==> run E: inputs <==
## uart_top
module uart_top #(
    parameter   OPERAND_WIDTH = 512,
    parameter   ADDER_WIDTH   = 128,
    parameter   NBYTES        = OPERAND_WIDTH / 8,  
    parameter   CLK_FREQ      = 125_000_000,
    parameter   BAUD_RATE     = 7_812_500    
  )  
  (
    input   wire   iClk, iRst,
    input   wire   iRx,
    output  wire   oTx
  );
  reg [NBYTES*8-1:0] rBuffer1, rBuffer2;
  wire [(NBYTES)*8:0] wBuffer3;
  reg [(NBYTES+1)*8-1:0] rBufferRes;
  localparam s_IDLE         = 3'b000;
  localparam s_WAIT_RX1     = 3'b001;
  localparam s_WAIT_RX2     = 3'b010;
  localparam s_ADDITION     = 3'b011;
  localparam s_TX           = 3'b100;
  localparam s_WAIT_TX      = 3'b101;
  localparam s_DONE         = 3'b110;
  localparam s_WAIT_ADD_SUB = 3'b111;
  reg [2:0]   rFSM;  
  reg         rTxStart;
  reg [7:0]   rTxByte;
  wire        wTxBusy;
  wire        wTxDone;
  wire [7:0] wRxByte;
  wire wRxDone;
  uart_tx #(  .CLK_FREQ(CLK_FREQ), .BAUD_RATE(BAUD_RATE) )
  UART_TX_INST
    (.iClk(iClk),
     .iRst(iRst),
     .iTxStart(rTxStart),
     .iTxByte(rTxByte),
     .oTxSerial(oTx),
     .oTxBusy(wTxBusy),
     .oTxDone(wTxDone)
     );
  uart_rx #( .CLK_FREQ(CLK_FREQ), .BAUD_RATE(BAUD_RATE) )
  UART_RX_INST
  (.iClk(iClk),
   .iRst(iRst),
   .iRxSerial(iRx),
   .oRxByte(wRxByte),
   .oRxDone(wRxDone)
   );
   reg r_StartAdd;
   wire w_DoneAdd;
   mp_adder #( .OPERAND_WIDTH(OPERAND_WIDTH), .ADDER_WIDTH(ADDER_WIDTH) ) MP_ADDER_INST
   (.iClk(iClk),
    .iRst(iRst),
    .iStart(r_StartAdd),
    .iCommand(r_add_sub[0]),
    .iOpA(rBuffer1),
    .iOpB(rBuffer2),
    .oRes(wBuffer3),
    .oDone(w_DoneAdd)
   );
   reg [7:0] r_add_sub;
  reg [$clog2(NBYTES):0] rCnt_Current;
  always @(posedge iClk)
  begin
  if (iRst == 1 ) 
    begin
      rFSM <= s_IDLE;
      rTxStart <= 0;
      rCnt_Current <= 0;
      rTxByte <= 0;
      rBuffer1 <= 0;
      rBuffer2 <= 0;
      rBufferRes <= 0;
    end 
  else 
    begin
      case (rFSM)
        s_IDLE :
          begin
            rFSM <= s_WAIT_ADD_SUB;
          end
        s_WAIT_ADD_SUB :
          begin
            if (wRxDone==1)
  ...
clock: 2.33 ns
lec_check: 0
cap_margin: 0
core_margin: 2
core_utilization: 72
cts_cluster_diameter: 71
cts_cluster_size: 11
hold_slack_margin: 0.3
place_density: 0.41
slew_margin: 20
tns_end_percent: 5
run.sh (not shown) runs the stock make flow with config.mk's settings and CLKGATE_MAP_FILE=.
==> inputs of run G, as changes to run E <==
==> flow/config.mk (replaced) <==
export PLATFORM = sky130hd
export DESIGN_NAME = uart_top
export DESIGN_NICKNAME = uart_top
export VERILOG_FILES = /design/flow/design.v
export SDC_FILE = /design/flow/constraint.sdc
export NUM_CORES = 4
export LEC_CHECK = 0
export CAP_MARGIN = 20
export CORE_MARGIN = 2
export CORE_UTILIZATION = 46
export SLEW_MARGIN = 20
==> flow/constraint.sdc (replaced) <==
create_clock -name core_clock -period 4.2 [get_ports {iClk}]
set_input_delay 0.8400 -clock core_clock [delete_from_list [all_inputs] [get_ports {iClk}]]
set_output_delay 0.8400 -clock core_clock [all_outputs]
set_load 0.01 [all_outputs]
==> inputs of run Y, as changes to run E <==
==> flow/config.mk (replaced) <==
export PLATFORM = sky130hd
export DESIGN_NAME = uart_top
export DESIGN_NICKNAME = uart_top
export VERILOG_FILES = /design/flow/design.v
export SDC_FILE = /design/flow/constraint.sdc
export NUM_CORES = 4
export LEC_CHECK = 0
export CAP_MARGIN = 20
export CORE_MARGIN = 2
export CORE_UTILIZATION = 72
export CTS_CLUSTER_DIAMETER = 395
export CTS_CLUSTER_SIZE = 14
export PLACE_DENSITY_LB_ADDON = 0.24
export SETUP_SLACK_MARGIN = -0.29
export SLEW_MARGIN = 20
==> flow/constraint.sdc (replaced) <==
create_clock -name core_clock -period 3.08 [get_ports {iClk}]
set_input_delay 0.6160 -clock core_clock [delete_from_list [all_inputs] [get_ports {iClk}]]
set_output_delay 0.6160 -clock core_clock [all_outputs]
set_load 0.01 [all_outputs]
==> Slide: Implementation Results <==
Synthesis and Place & Route Summary

Place
  – Gpl congestion: 0.963

Final timing
  – Final worst slack: -1.26 ns
  – Setup violations, final: between 200 and 300

Run status
  – Status: failed layout checks
  – SO Faults: setup timing

Detailed routing
  – Number of DRC markers in iteration 0: between 10000 and 15000

Global route
  – Met2 usage: 64.3%
# the run above: run E

==> Slide: Implementation Results <==
Synthesis and Place & Route Summary

Run status
  – Status: no timing/DRC/antenna violations

Detailed routing
  – Number of DRC markers in iteration 0: about 7400

Final timing
  – Setup violations, final: 0

Global route
  – Met2 usage: approximately two fifths
# the run above: run G

==> Slide: Implementation Results <==
Synthesis and Place & Route Summary

Final timing
  – Final worst slack: -0.502 ns
  – Setup violations, final: between 80 and 90

Run status
  – SO Faults: setup timing
  – Status: failed layout checks

Layout
  – Flop count: between 3000 and 4000

Yosys
  – Mapped Area: 119000 um^2

Global route
  – Met2 usage: a little over 60%

Place
  – Gpl congestion: ~0.97

Detailed routing
  – Number of DRC markers in iteration 0: 9835
# the run above: run Y


========
==> violet: inputs <==
Starting RTL as in the previous note.
==> flow/config.mk <==
export PLATFORM = sky130hd
export DESIGN_NAME = uart_top
export DESIGN_NICKNAME = uart_top
export VERILOG_FILES = /design/flow/design.v
export SDC_FILE = /design/flow/constraint.sdc
export NUM_CORES = 4
export LEC_CHECK = 0
export CAP_MARGIN = 20
export CORE_MARGIN = 2
export CORE_UTILIZATION = 72
export CTS_CLUSTER_DIAMETER = 71
export CTS_CLUSTER_SIZE = 11
export PLACE_DENSITY = 0.41
export SLEW_MARGIN = 20
export TNS_END_PERCENT = 5
==> flow/constraint.sdc <==
create_clock -name core_clock -period 2.33 [get_ports {iClk}]
set_input_delay 0.4660 -clock core_clock [delete_from_list [all_inputs] [get_ports {iClk}]]
set_output_delay 0.4660 -clock core_clock [all_outputs]
set_load 0.01 [all_outputs]
==> willow (differences from violet) <==
--- a/flow/config.mk
+++ b/flow/config.mk
@@ -6,10 +6,12 @@
 export NUM_CORES = 4
 export LEC_CHECK = 0
-export CAP_MARGIN = 20
+export CAP_MARGIN = 0
 export CORE_MARGIN = 2
 export CORE_UTILIZATION = 72
-export CTS_CLUSTER_DIAMETER = 71
+export CTS_CLUSTER_DIAMETER = 395
 export CTS_CLUSTER_SIZE = 11
+export HOLD_SLACK_MARGIN = 0.3
 export PLACE_DENSITY = 0.41
+export SETUP_SLACK_MARGIN = 0.53
 export SLEW_MARGIN = 20
 export TNS_END_PERCENT = 5
==> Table 3: Implementation characteristics <==
Implementation parameters

Parameter                              Value

Power
  Clock network power share .................. a little over two fifths

Finish
  Combinational fraction of the cell area .................. between 30% and 40%
  Gate Area .................. 52400 µm²

Status
  Layout violations .................... setup timing
  Outcome .................. finished with violations

Hold path
  Hold Path Stages .................. 1

Drt
  Total antenna diodes in the routed design .................. 19
  Via count of the routed design .................. 95800

STA
  Total setup violations reported at the end of the flow .................. between 200 and 300
  Final critical-path setup slack .................. -1.26 ns
# the run above: violet

==> Table 3: Implementation characteristics <==
Implementation parameters

Parameter                              Value

Drt
  Via count of the routed design .................. 95300
  Number of nets with antenna violations after detailed routing .................. 1
  Total antenna diodes in the routed design .................. 21

Die
  Count of boundary I/O pins .................. 4

Finish
  Combinational fraction of the cell area .................. 37.9%
  Gate Area .................. 52300 µm²
  Non-filler cells, final .................. between 15000 and 20000

Power
  Clock network power share .................. 43.6%

Status
  Layout violations .................... antenna rules, setup timing
  Outcome .................. finished with violations

Worst setup path
  Maximum fanout along the worst path .................. 4
  Startpoint types .................. flip-flop

STA
  Total setup violations reported at the end of the flow .................. 124
  Final critical-path setup slack .................. -1.26 ns
# the run above: willow


========
==> job 8921 <==
uart_top again, from the RTL that the note above started with.
Settings: LEC_CHECK=0, CAP_MARGIN=20, CORE_MARGIN=2, CORE_UTILIZATION=72, CTS_CLUSTER_DIAMETER=399, CTS_CLUSTER_SIZE=10, HOLD_SLACK_MARGIN=0.3, SLEW_MARGIN=20, TNS_END_PERCENT=5; clock period 2.33 ns.
==> job 6298: changes against job 8921 <==
CAP_MARGIN = 35   (was 20)
CORE_UTILIZATION = 61   (was 72)
CTS_CLUSTER_DIAMETER = 42   (was 399)
CTS_CLUSTER_SIZE = default   (was 10)
HOLD_SLACK_MARGIN = default   (was 0.3)
SETUP_SLACK_MARGIN = 1.3   (was default)
==> flow/constraint.sdc (replaced) <==
create_clock -name core_clock -period 8.0 [get_ports {iClk}]
set_input_delay 1.6000 -clock core_clock [delete_from_list [all_inputs] [get_ports {iClk}]]
set_output_delay 1.6000 -clock core_clock [all_outputs]
set_load 0.01 [all_outputs]
==> qor summary <==
Stage-log warning count: job 8921 215; job 6298 269
Met1 Resource Use GR: job 8921 49.3%; job 6298 42.2%
Total length of routed wires: job 8921 344 mm; job 6298 319 mm
Sw Share: job 8921 21.8%; job 6298 22.6%
Clock-net power: job 8921 48.3 mW; job 6298 17.6 mW
Signed area change from the synthesized netlist to the final layout: job 8921 16.2%; job 6298 11.9%
Post-layout instance area: job 8921 0.138 mm^2; job 6298 0.133 mm^2
Pre-Place Util: job 8921 72.2%; job 6298 61.5%
Total placed cells including tap cells: job 8921 15,500; job 6298 15,000
Number of buffers created by CTS: job 8921 366; job 6298 393
Layout clock buffers: job 8921 374; job 6298 490
Max-slew headroom at the worst pin: job 8921 19.1%; job 6298 14.2%
Post-route clock period utilization: job 8921 154%; job 6298 53.0%
Total vias in the final route: job 8921 95,800; job 6298 87,900
Inserted Diodes: job 8921 10; job 6298 8
Vias per Instance: job 8921 6.02; job 6298 5.58
Arrival @ worst endpoint: job 8921 4390 ps; job 6298 5060 ps
Area enclosed by the die boundary: job 8921 0.168 mm^2; job 6298 0.198 mm^2
Post-route total power: job 8921 107 mW; job 6298 34.5 mW
First-pass GRT wire length: job 8921 525 mm; job 6298 490 mm
Outcome: job 8921 complete, but fails checks; job 6298 no timing/DRC/antenna violations
Layout check failures: job 8921 setup timing; job 6298 -
Total internal power: job 8921 83.9 mW; job 6298 26.7 mW
Number of cells on the critical path: job 8921 16; job 6298 14
Number of cells upsized or downsized after cts: job 8921 211; job 6298 0
No activity file was given, so power comes from the tool's default toggle rates.
